==> lagoon <==
==> flow/design.v <==
module fpadd (
    clk, reset, start,
    a, b,
    sum, 
    done
);
    input clk, reset, start;
    input [31:0] a, b;
    output [31:0] sum;
    output done;
    reg sign_a, sign_b, sign_r;
    reg [7:0] exp_a, exp_b, exp_r;
	reg [25:0] mant_a, mant_b;
    reg [25:0] mant_r;
	reg [31:0] sum;  
	reg done;
    reg [23:0] mant_sum;
    parameter IDLE = 3'b000;
    parameter SIGN = 3'b001;
    parameter SHIFT = 3'b010;
    parameter ADD = 3'b011;
	parameter RESSIGN = 3'b100;
    parameter NORM = 3'b101;
    parameter SEARCH = 3'b110;
	parameter FIN = 3'b111;
    reg[2:0] pres_state;
	always @(posedge clk) begin
	    if(reset) begin
			exp_a <= 0; exp_b <= 0; exp_r <= 0;
			mant_a <= 0; mant_b <= 0; mant_r <= 0;
			sign_a <= 0; sign_b <= 0; sign_r <= 0;
			done <= 0; sum <= 0; mant_sum <= 0;
    	end
    	else if(start) begin
	    	sign_a <= a[31];
	    	sign_b <= b[31];
			exp_a <= a[30:23];
			exp_b <= b[30:23];
			mant_a <= {3'b001, a[22:0]};  
			mant_b <= {3'b001, b[22:0]};  
	    	done <= 0;
	    	pres_state <= IDLE;
	    end
	    else begin
	    	case(pres_state)
			IDLE:  
	    	begin
		    	if ((exp_a == 8'b0) && (mant_a[22:0] == 22'b0 && mant_a[23] == 1'b1)) begin
					sum <= {sign_b, exp_b, mant_b[22:0]};
					done <= 1;
					pres_state <= FIN;
		    	end
	    		else if ((exp_b == 8'b0) && (mant_b[22:0] == 22'b0 && mant_b[23] == 1'b1)) begin
					sum <= {sign_a, exp_a, mant_a[22:0]};
					done <= 1;
					pres_state <= FIN;
		    	end
				else if (exp_a == 8'b11111111) begin
					sum <= {sign_a, exp_a, mant_a[22:0]};
					done <= 1;
					pres_state <= FIN;
				end
				else if (exp_b == 8'b11111111) begin
					sum <= {sign_b, exp_b, mant_b[22:0]};
					done <= 1;
					pres_state <= FIN;
				end
				else begin
					pres_state <= SIGN;
				end
			end	
			SIGN:  
			begin
				if (sign_a) begin
					mant_a <= ~mant_a + 1;
				end	
				if (sign_b) begin
					mant_b <= ~mant_b + 1;
				end	
				pres_state <= SHIFT;
			end
			SHIFT:  
			begin
				if(exp_a > exp_b) begin
					mant_b <= {sign_b, mant_b[25:1]};  
					exp_b <= exp_b + 1;
					exp_r <= exp_a;
				end
				else if(exp_a < exp_b) begin
					mant_a <= {sign_a, mant_a[25:1]};  
					exp_a <= exp_a + 1;
					exp_r <= exp_b;
				end
				else
					exp_r <= exp_a;
				pres_state <= (exp_a == exp_b) ? ADD : pres_state;
			end
			ADD:  
			begin
				mant_r <= mant_a + mant_b;
				pres_state <= RESSIGN;
			end
			RESSIGN:  
			begin
				if (mant_r[25] == 1) begin
					sign_r <= 1;
					mant_r <= -mant_r;
				end else begin
					sign_r <= 0;
				end
				pres_state <= NORM;
			end
			NORM:  
			begin
				if (mant_r == 0) begin
					exp_r <= 0;
					pres_state <= FIN;
				end else if ((mant_r[24] == 0) && (mant_r[23] == 1)) begin
					pres_state <= FIN;
				end else if (mant_r[24] == 1) begin
					mant_r <= mant_r >> 1;
					exp_r  <= exp_r + 1;
					pres_state <= FIN;
				end else
					pres_state <= SEARCH;
			end
			SEARCH:  
			begin
				if(mant_r[23] != 1) begin
					mant_r <= mant_r << 1;
					exp_r  <= exp_r - 1;
					pres_state <= SEARCH;
				end else
					pres_state <= FIN;
			end
			FIN:
			begin
				if (!done) begin
					sum <= {sign_r, exp_r, {mant_r[22:0]}};
					done <= 1;
				end
			end
			endcase
	    end
	end
endmodule
==> flow/run.sh <==
#!/bin/bash
# the make line also repeats each setting of config.mk as NAME=value (left out here)
make -C /OpenROAD-flow-scripts/flow DESIGN_CONFIG=/design/flow/config.mk WORK_HOME=/design/flow/orfs CLKGATE_MAP_FILE= finish
==> flow/config.mk <==
export PLATFORM = sky130hd
export DESIGN_NAME = fpadd
export DESIGN_NICKNAME = fpadd
export VERILOG_FILES = /design/flow/design.v
export SDC_FILE = /design/flow/constraint.sdc
export NUM_CORES = 4
export LEC_CHECK = 0
export ABC_AREA = 0
export CAP_MARGIN = 15
export CELL_PAD_IN_SITES_DETAIL_PLACEMENT = 0
export CORE_ASPECT_RATIO = 0.5
export CORE_MARGIN = 9
export CORE_UTILIZATION = 55
export CTS_CLUSTER_DIAMETER = 53
export CTS_CLUSTER_SIZE = 20
export GPL_ROUTABILITY_DRIVEN = 0
export MAX_ROUTING_LAYER = met5
export MIN_ROUTING_LAYER = met1
export PLACE_DENSITY = 0.53
export SETUP_SLACK_MARGIN = 0.77
export SLEW_MARGIN = 20
export TNS_END_PERCENT = 70
==> flow/constraint.sdc <==
create_clock -name core_clock -period 3.11 [get_ports {clk}]
set_input_delay 0.6220 -clock core_clock [delete_from_list [all_inputs] [get_ports {clk}]]
set_output_delay 0.6220 -clock core_clock [all_outputs]
set_load 0.01 [all_outputs]
==> umber: changes against lagoon <==
Settings changed: ABC_AREA 0 to 1, CAP_MARGIN 15 to 40, CELL_PAD_IN_SITES_DETAIL_PLACEMENT 0 to 2, CORE_ASPECT_RATIO 0.5 to default, CORE_MARGIN 9 to 5, CORE_UTILIZATION 55 to 40, CTS_CLUSTER_DIAMETER 53 to 334, CTS_CLUSTER_SIZE 20 to default, GPL_TIMING_DRIVEN from default to 0, MIN_ROUTING_LAYER met1 to default, PLACE_DENSITY 0.53 to default, SETUP_SLACK_MARGIN 0.77 to default, TNS_END_PERCENT 70 to default.
==> flow/constraint.sdc (replaced) <==
create_clock -name core_clock -period 2.69 [get_ports {clk}]
set_input_delay 0.5380 -clock core_clock [delete_from_list [all_inputs] [get_ports {clk}]]
set_output_delay 0.5380 -clock core_clock [all_outputs]
set_load 0.01 [all_outputs]
==> yarrow: changes against lagoon <==
Settings changed: CAP_MARGIN 15 to 5, CELL_PAD_IN_SITES_DETAIL_PLACEMENT 0 to default, CORE_ASPECT_RATIO 0.5 to default, CTS_CLUSTER_DIAMETER 53 to 331, CTS_CLUSTER_SIZE 20 to 98, MAX_ROUTING_LAYER met5 to default, MIN_ROUTING_LAYER met1 to default, PLACE_DENSITY 0.53 to default, PLACE_DENSITY_LB_ADDON from default to 0.22, SETUP_SLACK_MARGIN 0.77 to 0.62.
==> flow/constraint.sdc (replaced) <==
create_clock -name core_clock -period 2.17 [get_ports {clk}]
set_input_delay 0.4340 -clock core_clock [delete_from_list [all_inputs] [get_ports {clk}]]
set_output_delay 0.4340 -clock core_clock [all_outputs]
set_load 0.01 [all_outputs]
==> results.toml <==
# yosys + openroad results
[clock_network]
root_buffer = "clkbuf_16"
cts_hold_buf = 0

[placement]
dpl-instance-area_um2 = 14910

[synth]
synth_xor_xnor_area_share = 0.03924
simple_gate_area_frac = 0.2256

[status]
lastStage = "global routing (5_1_grt)"
status = "stopped before the end"

[floorplanning]
core_area_um2 = 19530
rows = 51
That was yarrow.
==> results.toml <==
# implementation run metrics
[status]
status = "complete, no violations"

[synth]
synth_xor_xnor_area_share = 0.03924
simple_gate_area_frac = 0.2256

[floorplanning]
rows = 35
core_area_um2 = 18960

[clock_network]
root_buffer = "clkbuf_16"

[placement]
dpl-instance-area_um2 = 12520
That was lagoon.
==> results.toml <==
# yosys + openroad results
[synth]
synth_xor_xnor_area_share = 0.02825
simple_gate_area_frac = 0.3915

[status]
lastStage = "detailed placement (3_5_place_dp)"
status = "stopped before the end"
error = "[ERROR DPL-0033] detailed placement checks failed during check placement."

[floorplanning]
core_area_um2 = 29720
rows = 63
That was umber.
